==> inputs of run a <==
==> flow/design.v <==
module APB_MASTER(PCLK,PRESETn,PREADY,ST,WEN,APB_WADRS,APB_RADRS,APB_WDATA,PRDATA,PSEL,PLSVERR,PENABLE,PWRITE,PADDR,PWDATA,APB_RDATA_OUT);
input ST,WEN;
input [8:0] APB_WADRS,APB_RADRS;
input [7:0] APB_WDATA;
output [7:0] APB_RDATA_OUT;
input PCLK,PRESETn,PREADY;
input [7:0] PRDATA;
output reg PSEL,PLSVERR;
output reg PENABLE,PWRITE;
output reg [8:0] PADDR;
output reg [7:0] PWDATA;
reg [1:0] PS,NS;
localparam  IDLE=2'b00,
            SETUP=2'b01,
            ACCESS=2'b10;
reg setup_error;
reg invalid_setup_error;
reg [7:0] rdata;
assign APB_RDATA_OUT = rdata;
always @(posedge PCLK)
begin
    if(!PRESETn)
        PS<=IDLE;
    else
        PS<=NS;
end
always @(*)
begin
    case(PS)
        IDLE:
        begin
            if(ST)
            begin
                NS=SETUP;
            end
            else
            begin
                NS=IDLE;
            end
        end
        SETUP:
        begin
            NS=ACCESS;
        end
        ACCESS:
        begin
            if(!PREADY)
                NS=ACCESS;
            else
            begin
                if(ST)
                    NS=SETUP;
                else
                    NS=IDLE;
            end
        end
        default:NS=IDLE;
    endcase
end
always @(posedge PCLK)
begin
    if(!PRESETn)
    begin
        PSEL     <= 0;
        PENABLE  <= 0;
        PWRITE   <= 0;
        PADDR    <= 0;
        PWDATA   <= 0;
    end
    else
    case(NS)
        IDLE:
        begin
            PSEL     <= 0;
            PENABLE  <= 0;
            PWRITE   <= 0;
            PADDR    <= 0;
            PWDATA   <= 0;
        end
        SETUP:
        begin
            PSEL    <= 1;
            PENABLE <= 0;
            PWRITE  <= WEN;
            PADDR   <= WEN ? APB_WADRS : APB_RADRS;
            PWDATA  <= APB_WDATA;
        end
        ACCESS:
        begin
            PSEL    <= 1;
            PENABLE <= 1;
        end
        default:
        begin
            PSEL     <= 0;
            PENABLE  <= 0;
            PWRITE   <= 0;
            PADDR    <= 0;
            PWDATA   <= 0;
        end
    endcase
end
always @(posedge PCLK)
begin
    if(!PRESETn)
        rdata <= 0;
    else if (PS == ACCESS && !PWRITE && PREADY)
        rdata <= PRDATA;
end
always @(*)
begin
    if (PADDR > 9'h03F)
        setup_error = 1'b1;
    else
        setup_error = 1'b0;
    invalid_setup_error = setup_error;
end
always @(posedge PCLK)
begin
    if(!PRESETn)
        PLSVERR <= 0;
    else
        PLSVERR <= invalid_setup_error;
end
endmodule
module APB_SLAVE(
 input PCLK,PRESETn,
 input PSEL,PENABLE,PWRITE,
 input [7:0]PADDR,PWDATA,
 output [7:0]PRDATA,
 output reg PREADY );
reg [7:0] mem [0:63];
assign PRDATA = (PADDR < 8'd64) ? mem[PADDR[5:0]] : 8'h00;
always @(*)
begin
 if(!PRESETn)
      PREADY = 0;
 else if(PSEL && PENABLE)
      PREADY = 1;
 else
      PREADY = 0;
end
always @(posedge PCLK)
begin
 if(PREADY && PWRITE && (PADDR < 8'd64))
      mem[PADDR[5:0]] <= PWDATA;
end
endmodule
module APB_TOP(
    input PCLK, PRESETn,
    input ST, WEN,
    input [8:0] APB_WADRS, APB_RADRS,
    input [7:0] APB_WDATA,
    output [7:0] APB_RDATA_OUT,
    output PSLVERR
);
    wire PSEL, PENABLE, PWRITE, PREADY;
    wire [8:0] PADDR;
    wire [7:0] PWDATA, PRDATA;
    APB_MASTER MASTER_INST (
        .PCLK(PCLK),
        .PRESETn(PRESETn),
        .PREADY(PREADY),
        .ST(ST),
        .WEN(WEN),
        .APB_WADRS(APB_WADRS),
        .APB_RADRS(APB_RADRS),
        .APB_WDATA(APB_WDATA),
        .PRDATA(PRDATA),
        .PSEL(PSEL),
        .PLSVERR(PSLVERR),
        .PENABLE(PENABLE),
        .PWRITE(PWRITE),
        .PADDR(PADDR),
        .PWDATA(PWDATA),
        .APB_RDATA_OUT(APB_RDATA_OUT)
    );
    APB_SLAVE SLAVE_INST (
        .PCLK(PCLK),
        .PRESETn(PRESETn),
        .PSEL(PSEL),
        .PENABLE(PENABLE),
        .PWRITE(PWRITE),
        .PADDR(PADDR[7:0]),  
        .PWDATA(PWDATA),
        .PRDATA(PRDATA),
        .PREADY(PREADY)
    );
endmodule
==> flow/run.sh <==
#!/bin/bash
# the make line also repeats each setting of config.mk as NAME=value (left out here)
make -C /OpenROAD-flow-scripts/flow DESIGN_CONFIG=/design/flow/config.mk WORK_HOME=/design/flow/orfs CLKGATE_MAP_FILE= finish
==> flow/config.mk <==
export PLATFORM = sky130hd
export DESIGN_NAME = APB_TOP
export DESIGN_NICKNAME = APB_TOP
export VERILOG_FILES = /design/flow/design.v
export SDC_FILE = /design/flow/constraint.sdc
export NUM_CORES = 4
export LEC_CHECK = 0
export ABC_AREA = 1
export CAP_MARGIN = 0
export CELL_PAD_IN_SITES_GLOBAL_PLACEMENT = 3
export CORE_ASPECT_RATIO = 0.66
export CORE_MARGIN = 3
export CORE_UTILIZATION = 40
export PLACE_DENSITY_LB_ADDON = 0.24
export SLEW_MARGIN = 40
export TNS_END_PERCENT = 55
==> flow/constraint.sdc <==
create_clock -name core_clock -period 2.7 [get_ports {PCLK}]
set_input_delay 0.5400 -clock core_clock [delete_from_list [all_inputs] [get_ports {PCLK}]]
set_output_delay 0.5400 -clock core_clock [all_outputs]
set_load 0.01 [all_outputs]
==> run b (differences from run a) <==
- GPL_TIMING_DRIVEN: default -> 0
- MAX_ROUTING_LAYER: default -> met4
- MIN_ROUTING_LAYER: default -> met2
==> run c (differences from run a) <==
- CAP_MARGIN: 0 -> 20
- CELL_PAD_IN_SITES_GLOBAL_PLACEMENT: 3 -> default
- CORE_ASPECT_RATIO: 0.66 -> default
- CORE_MARGIN: 3 -> 2
- CORE_UTILIZATION: 40 -> 71
- CTS_CLUSTER_DIAMETER: default -> 398
- PLACE_DENSITY_LB_ADDON: 0.24 -> 0.01
- SETUP_SLACK_MARGIN: default -> 0.4
- SLEW_MARGIN: 40 -> 20
- TNS_END_PERCENT: 55 -> 5
==> flow/constraint.sdc (replaced) <==
create_clock -name core_clock -period 1.39 [get_ports {PCLK}]
set_input_delay 0.2780 -clock core_clock [delete_from_list [all_inputs] [get_ports {PCLK}]]
set_output_delay 0.2780 -clock core_clock [all_outputs]
set_load 0.01 [all_outputs]
==> run d (differences from run a) <==
- ABC_AREA: 1 -> 0
- CAP_MARGIN: 0 -> 5
- CELL_PAD_IN_SITES_DETAIL_PLACEMENT: default -> 0
- CELL_PAD_IN_SITES_GLOBAL_PLACEMENT: 3 -> default
- CORE_ASPECT_RATIO: 0.66 -> 1.72
- CORE_MARGIN: 3 -> 2
- CORE_UTILIZATION: 40 -> 46
- CTS_CLUSTER_DIAMETER: default -> 294
- GPL_ROUTABILITY_DRIVEN: default -> 0
- HOLD_SLACK_MARGIN: default -> -0.1
- MIN_ROUTING_LAYER: default -> met1
- PLACE_DENSITY_LB_ADDON: 0.24 -> default
- SETUP_SLACK_MARGIN: default -> 1.0
- SLEW_MARGIN: 40 -> 5
- TNS_END_PERCENT: 55 -> 5
==> job_summary.md <==
### Flow metrics

| Metric | Value |
|---|---|
| Status | `complete, no violations` |
| # Post-CTS Setup Buffers | `0` |
| Reg2reg end | `MASTER_INST.rdata[1]$_SDFFE_PN0P_` |
| Clock buffers | `64` |
| Synth cell types | `24` |
| Number of port buffers | `38` |
| CP Buf/Inv Count | `3` |
| Comb area leader | `simple AND/OR/NAND/NOR gates` |
| Dpl ws | `0.0684 ns` |
That was run a.
==> job_summary.md <==
### Flow metrics

| Metric | Value |
|---|---|
| Setup violators final | `548` |
| Status | `failed layout checks` |
| Comb area leader | `simple AND/OR/NAND/NOR gates` |
| Violated Checks | `setup timing` |
| Dpl ws | `-0.971 ns` |
| Synth cell types | `24` |
| Int Pwr | `0.0265 W` |
| CP Buf/Inv Count | `5` |
| Clock buffers | `73` |
| Slack of the critical path | `-0.824 ns` |
| Final #Nets | `2164` |
| Number of port buffers | `38` |
| # Post-CTS Setup Buffers | `18` |
| Sequential share of cell area | `57.0%` |
That was run c.
==> job_summary.md <==
### Flow metrics

| Metric | Value |
|---|---|
| Status | `complete, no violations` |
| Ao+oa area frac | `4.26%` |
| Clock buffers | `70` |
| Post-synthesis simple-gate area fraction | `3.03%` |
| Syn. warnings | `2` |
| Hpwl dp | `32.7 mm` |
| Seq cells | `550` |
| Comb area leader | `multiplexers` |
| Worst-path fanout max | `8` |
| # Post-CTS Setup Buffers | `10` |
| Reg2reg end | `MASTER_INST.rdata[6]$_SDFFE_PN0P_` |
| Initial Util | `46.5%` |
That was run d.
==> job_summary.md <==
### Flow metrics

| Metric | Value |
|---|---|
| Slack of the critical path | `-0.269 ns` |
| Clock buffers | `68` |
| Reg2reg end | `MASTER_INST.rdata[6]$_SDFFE_PN0P_` |
| Setup violators final | `363` |
| Violated Checks | `setup timing` |
| Status | `failed layout checks` |
| # Post-CTS Setup Buffers | `0` |
| Comb area leader | `simple AND/OR/NAND/NOR gates` |
| Number of port buffers | `37` |
| Dpl ws | `-1.00 ns` |
| Synth cell types | `24` |
That was run b.
No activity file was given, so power comes from the tool's default toggle rates.
